Setup of run A:
## processor
module processor(
  input clk,
  input rst,
  input [31:0] instruction,
  output [31:0] instruction_addr);
  wire b, w, i;
  wire [4:0] op;
  wire [4:0] imm;
  wire [4:0] dst1;
  wire [4:0] src1;
  wire [4:0] src2;
  wire [31:0] alu_out;
  wire [31:0] t1;
  wire [31:0] v1;
  wire [31:0] v2;
  assign t1 = i ? alu_out : imm;
  reg [31:0] pc;
  assign instruction_addr = pc;
  always @(posedge clk) begin
    if (rst)
      pc <= 0;
    else if (b)
      pc <= pc + t1;
    else
      pc <= pc + 1;
  end
  mem_registradores R(
    clk,
    w,
    dst1,
    src1,
    src2,
    v1,
    v2,
    t1);
  alu A(
    v1,
    v2,
    op,
    alu_out);
  inst_decoder D(
    instruction, 
    b, 
    w, 
    op, 
    i, 
    imm, 
    dst1, 
    src1, 
    src2);
  endmodule
clock: 10.7 ns
lec_check: 0
cap_margin: 20
core_margin: 2
core_utilization: 70
cts_cluster_size: 36
slew_margin: 20
run.sh (not shown) runs the stock make flow with config.mk's settings and CLKGATE_MAP_FILE=.
Layout checks on run A: not met. Flow itself completed; violations: negative setup slack.
The inputs of run B differ from those of run A as listed below.
Settings: changing CORE_UTILIZATION from 70 to 66; setting MAX_ROUTING_LAYER to met5 for the first time; changing CAP_MARGIN from 20 to 10; changing CTS_CLUSTER_SIZE from 36 to 44; setting CELL_PAD_IN_SITES_GLOBAL_PLACEMENT to 0 for the first time; changing the clock period (ns, I/O delays scaled along) from 10.7 to 6.82.
[summary]
- In run B the implementation completed, yet the final layout does not meet the checks, the culprit being negative setup slack.
- Delta (run B minus run A): total negative slack for setup checks -2029.29 ns, synthesized cell count ~0 delta.
- Between run A and run B, the cell count went up.
diff inputs: run B => run C
Settings: changing CAP_MARGIN from 10 to 20; changing CORE_UTILIZATION from 66 to 40; removing MAX_ROUTING_LAYER (formerly met5); removing CTS_CLUSTER_SIZE (formerly 44); setting PLACE_DENSITY to 0.6 for the first time; removing CELL_PAD_IN_SITES_GLOBAL_PLACEMENT (formerly 0); changing the clock period (ns, I/O delays scaled along) from 6.82 to 12.3.
==> comparison <==
Sort run C and run B by largest driver fanout on the critical path asc -> top: run B
Run C was carried through to the last stage, and its layout satisfied the timing, DRC and antenna checks.
Run C vs run B — post-route worst setup slack rose 4.50 ns.
Run C vs. run B: die extent in x picked up an extra 28%; total placed instance area lost 1100 µm².
Run C vs run B: area of all placed cells without fillers down by a few percent
Run C against run B: final critical-path share of the clock period now smaller; final cell utilization of the core lost 36 points.
Changes in run D relative to run C:
Settings: swapping 20 for 0 in SLEW_MARGIN; putting CORE_ASPECT_RATIO at 0.68 where nothing was set; putting MAX_ROUTING_LAYER at met4 where nothing was set; putting HOLD_SLACK_MARGIN at 0.27 where nothing was set; putting GPL_TIMING_DRIVEN at 0 where nothing was set; swapping 12.3 for 12.5 in the clock period (ns, I/O delays scaled along).
Notes after the runs:
Run D against run C: post-layout period usage of the worst path climbed 6.9 points, post-synthesis compound-gate area fraction barely changed, number of library cell types mapped by synthesis barely changed. In run D the implementation ran to completion but is not tape-out ready, as the final checks report negative setup slack. Run C did not stop at any stage, and its layout met the timing, DRC and antenna checks. Delta (run D minus run C): number of inserted diodes went up by 17, HPWL reported at the end of detailed placement rose about 30%. Compared with run C, in run D final area increased 440 µm²; relative slew slack decreased 13 points; floorplan core area essentially unchanged. Looking at worst-path cell with the longest stage delay, the mux4_2 result is from run C; the fa_1 one comes from run D.

========
processor again, from the RTL that the note above started with.
## processor
module processor(
  input clk,
  input rst,
  input [31:0] instruction,
  output [31:0] instruction_addr);
Settings: LEC_CHECK=0, CAP_MARGIN=20, CORE_MARGIN=2, CORE_UTILIZATION=64, SLEW_MARGIN=20; clock period 8.36 ns.
The starting point reached the layout checks and failed them: negative setup slack.
Then changed:
CORE_UTILIZATION = 27   (was 64)
PLACE_DENSITY = 0.6   (was default)
clock period = 12.3 ns   (was 8.36 ns; I/O delays follow)
This time the run produced a clean layout.
Critical path depth went down by 2.
Design area came out lower by about 3%.
First-iteration DRC count decreases by about 20%.
Utilization fell by 48 points.
Routed wire length goes down by 3.1%.
Clock-buffer cell count falls by 2.
Setup slack improves by 2.9 ns.
Via count goes down by about 9%.
Non-clock buffer count drops by 459.
Then changed:
CORE_UTILIZATION = 70   (was 27)
CTS_CLUSTER_SIZE = 36   (was default)
MAX_ROUTING_LAYER = met4   (was default)
PLACE_DENSITY = 0.64   (was 0.6)
clock period = 8.77 ns   (was 12.3 ns; I/O delays follow)
=> The changed run aborted during 5_1_grt, error GRT-0232. Synthesized area does not change. Synthesized cell count is unchanged. Die size falls by 61%.
Then changed:
ABC_AREA = 1   (was default)
CORE_ASPECT_RATIO = 1.31   (was default)
CORE_UTILIZATION = 72   (was 70)
CTS_CLUSTER_SIZE = 98   (was 36)
MAX_ROUTING_LAYER = default   (was met4)
PLACE_DENSITY = 0.6   (was 0.64)
clock period = 5.69 ns   (was 8.77 ns; I/O delays follow)
After rerunning: The new run aborted during 5_1_grt. Area after synthesis rises by 7.0%. Die area rises by about 4%. Synthesized cell count rises by about 80%.

========
processor again, from the RTL that the note above started with.
==> flow/config.mk <==
export PLATFORM = sky130hd
export DESIGN_NAME = processor
export DESIGN_NICKNAME = processor
export VERILOG_FILES = /design/flow/design.v
export SDC_FILE = /design/flow/constraint.sdc
export NUM_CORES = 4
export LEC_CHECK = 0
export CAP_MARGIN = 20
export CORE_MARGIN = 2
export CORE_UTILIZATION = 72
export HOLD_SLACK_MARGIN = -0.09
export MAX_ROUTING_LAYER = met4
export SETUP_SLACK_MARGIN = -0.42
export SLEW_MARGIN = 20
export TNS_END_PERCENT = 40
==> flow/constraint.sdc <==
create_clock -name core_clock -period 6.9 [get_ports {clk}]
set_input_delay 1.3800 -clock core_clock [delete_from_list [all_inputs] [get_ports {clk}]]
set_output_delay 1.3800 -clock core_clock [all_outputs]
set_load 0.01 [all_outputs]
The first run never finished: it broke off in global routing (5_1_grt), error GRT-0116.
Then changed:
CORE_UTILIZATION = 59   (was 72)
HOLD_SLACK_MARGIN = unset   (was -0.09)
PLACE_DENSITY = 0.6   (was unset)
SETUP_SLACK_MARGIN = unset   (was -0.42)
TNS_END_PERCENT = unset   (was 40)
clock period = 8.75 ns   (was 6.9 ns; I/O delays follow)
Result:
- This time the run completed and failed the layout checks on setup timing
- synthesized area is unchanged
- synthesized cell count is unchanged
- die area goes up by 22%
Then changed:
ABC_AREA = 1   (was unset)
CAP_MARGIN = 40   (was 20)
CELL_PAD_IN_SITES_DETAIL_PLACEMENT = 2   (was unset)
CORE_UTILIZATION = 24   (was 59)
CTS_CLUSTER_DIAMETER = 290   (was unset)
CTS_CLUSTER_SIZE = 16   (was unset)
PLACE_DENSITY = unset   (was 0.6)
clock period = 12.5 ns   (was 8.75 ns; I/O delays follow)
=>
- The changed run completed and failed the layout checks on capacitance limit, slew limit, setup timing
- worst setup slack got worse by 0.65 ns
- hold slack improved by 0.040 ns
- core utilization falls by 45 points
Then changed:
ABC_AREA = unset   (was 1)
CAP_MARGIN = 20   (was 40)
CELL_PAD_IN_SITES_DETAIL_PLACEMENT = unset   (was 2)
CORE_UTILIZATION = 66   (was 24)
CTS_CLUSTER_DIAMETER = unset   (was 290)
CTS_CLUSTER_SIZE = 58   (was 16)
MAX_ROUTING_LAYER = unset   (was met4)
clock period = 7.12 ns   (was 12.5 ns; I/O delays follow)
- This time the run finished with setup timing left
- setup slack got worse by 0.99 ns
- routed wire length drops by about 44%
- register-to-register slack got worse by 2.5 ns
- count of clock-buffer cells in the layout climbs by 30
